run A:
// pit
module pit(
	input               clk,
	input               rst_n,
	output              irq,
	input       [2:0]   io_address,
	input               io_read,
	output reg  [7:0]   io_readdata,
	input               io_write,
	input       [7:0]   io_writedata,
	output              speaker_out,
	input      [27:0]   clock_rate
);
Size in the first run: roughly 320 flip-flops, about 53 I/O pins.
export LEC_CHECK = 0
export CAP_MARGIN = 20
export CORE_MARGIN = 2
export CORE_UTILIZATION = 40
export SLEW_MARGIN = 20
create_clock -name core_clock -period 10.0 [get_ports {clk}]
run.sh (not shown) runs the stock make flow with config.mk's settings and CLKGATE_MAP_FILE=.
Run A closes out successfully: all stages finished, all timing, DRC and antenna checks passed.
The following lists how run B was set up differently from run A:
# run A
export LEC_CHECK = 0
export CAP_MARGIN = 20
export CORE_MARGIN = 2
export CORE_UTILIZATION = 40
export SLEW_MARGIN = 20
create_clock -name core_clock -period 10.0 [get_ports {clk}]
# run B
export LEC_CHECK = 0
export CAP_MARGIN = 20
export CORE_MARGIN = 2
export CORE_UTILIZATION = 18
export SLEW_MARGIN = 20
create_clock -name core_clock -period 11.3 [get_ports {clk}]
[summary]
- Well tap count (run A / run B): 0.46
- Compared with run A, in run B worst hold slack decreased 0.0068 ns; worst setup slack increased 1.47 ns; setup slack of the most critical reg-to-reg path increased 1.47 ns; sum of routed wire segments on met1 essentially unchanged; number of standard cells in the layout, taps in and fillers out increased about 25%.
- Run A → run B: overall fraction of global-route tracks in use saw a decrease; final wirelength rose 2.0%.
- sky130_fd_sc_hd__a2111oi_1 as the cell with the biggest individual delay on the critical path was reported by run B, and sky130_fd_sc_hd__a21oi_2 by run A.
Here is what was changed in the inputs of run C compared with run B.
# run B
export LEC_CHECK = 0
export CAP_MARGIN = 20
export CORE_MARGIN = 2
export CORE_UTILIZATION = 18
export SLEW_MARGIN = 20
create_clock -name core_clock -period 11.3 [get_ports {clk}]
# run C
export LEC_CHECK = 0
export CAP_MARGIN = 20
export CELL_PAD_IN_SITES_DETAIL_PLACEMENT = 2
export CORE_MARGIN = 2
export CORE_UTILIZATION = 40
export SLEW_MARGIN = 20
create_clock -name core_clock -period 3.56 [get_ports {clk}]
- Global-route usage came out higher on run C than on run B.
- The largest net degree at the start of global routing in run C is 0.66 times that in run B.
- Run C vs run B — final number of max-transition violations rose 5.
- Area overhead of the layout relative to synthesis ended up 8.7 points higher on run C than on run B.
- Comparing the two runs side by side, run C comes out ahead of run B on die area.
- Run C against run B: share of power burned in the clock network down 8.3 points; non-clock buffer count went up by 166; overall power now sits higher.
- Comparing the two runs side by side, run C comes out ahead of run B on clock period minus final worst setup slack.
- [run C] flow finished | final checks: failed | reasons: max-capacitance violations, max-slew violations, negative setup slack
- Run B completed end to end with timing, DRC and antenna clean.
- Compared with run B, number of rows in the core area in run C decreased by more than a quarter.
Edits applied to the flow inputs when going from run C to run D:
# run C
export LEC_CHECK = 0
export CAP_MARGIN = 20
export CELL_PAD_IN_SITES_DETAIL_PLACEMENT = 2
export CORE_MARGIN = 2
export CORE_UTILIZATION = 40
export SLEW_MARGIN = 20
create_clock -name core_clock -period 3.56 [get_ports {clk}]
# run D
export LEC_CHECK = 0
export CAP_MARGIN = 20
export CORE_MARGIN = 2
export CORE_UTILIZATION = 40
export SLEW_MARGIN = 20
create_clock -name core_clock -period 5.47 [get_ports {clk}]
--- outcome ---
Run D finished every stage and its layout cleared the timing, DRC and antenna checks. Run D ends up with a share of power burned in registers that is 9.9 points higher than in run C. Against run C, the final cell area of run D is lower. ~same sequential cell area fraction in the yosys report in run D and run C. Run C -> run D: number of sequential storage elements delta 0, exact match. Detailed-route via count delta for run D relative to run C: about 30% lower. In run D relative to run C, total of fill cells in the finished design had gone down by a few percent. Looking at highest metal layer used by the detailed router, the met4 result is from run D; the met5 one comes from run C. Summary of the comparison: final setup slack of the worst path is higher in run D, relative to run C.
### run D -> run E
# run D
export LEC_CHECK = 0
export CAP_MARGIN = 20
export CORE_MARGIN = 2
export CORE_UTILIZATION = 40
export SLEW_MARGIN = 20
create_clock -name core_clock -period 5.47 [get_ports {clk}]
# run E
export LEC_CHECK = 0
export CAP_MARGIN = 20
export CORE_MARGIN = 2
export CORE_UTILIZATION = 50
export SETUP_SLACK_MARGIN = 1.08
export SLEW_MARGIN = 20
create_clock -name core_clock -period 4.26 [get_ports {clk}]
Results
The flow did not stop early for run E: all stages ran, and the layout cleared the timing, DRC and antenna checks.
Run E vs. run D: total routing usage reported by global routing rose by 7.2 points; non-filler instance count after layout fell by 63; count of instances resized after the clock tree is built rose by 61; power spent charging and discharging nets rose by about 35%; global-route wire length before repair rose by about 7%.
Power figures rest on the tool's default switching activity, not on a simulated workload.
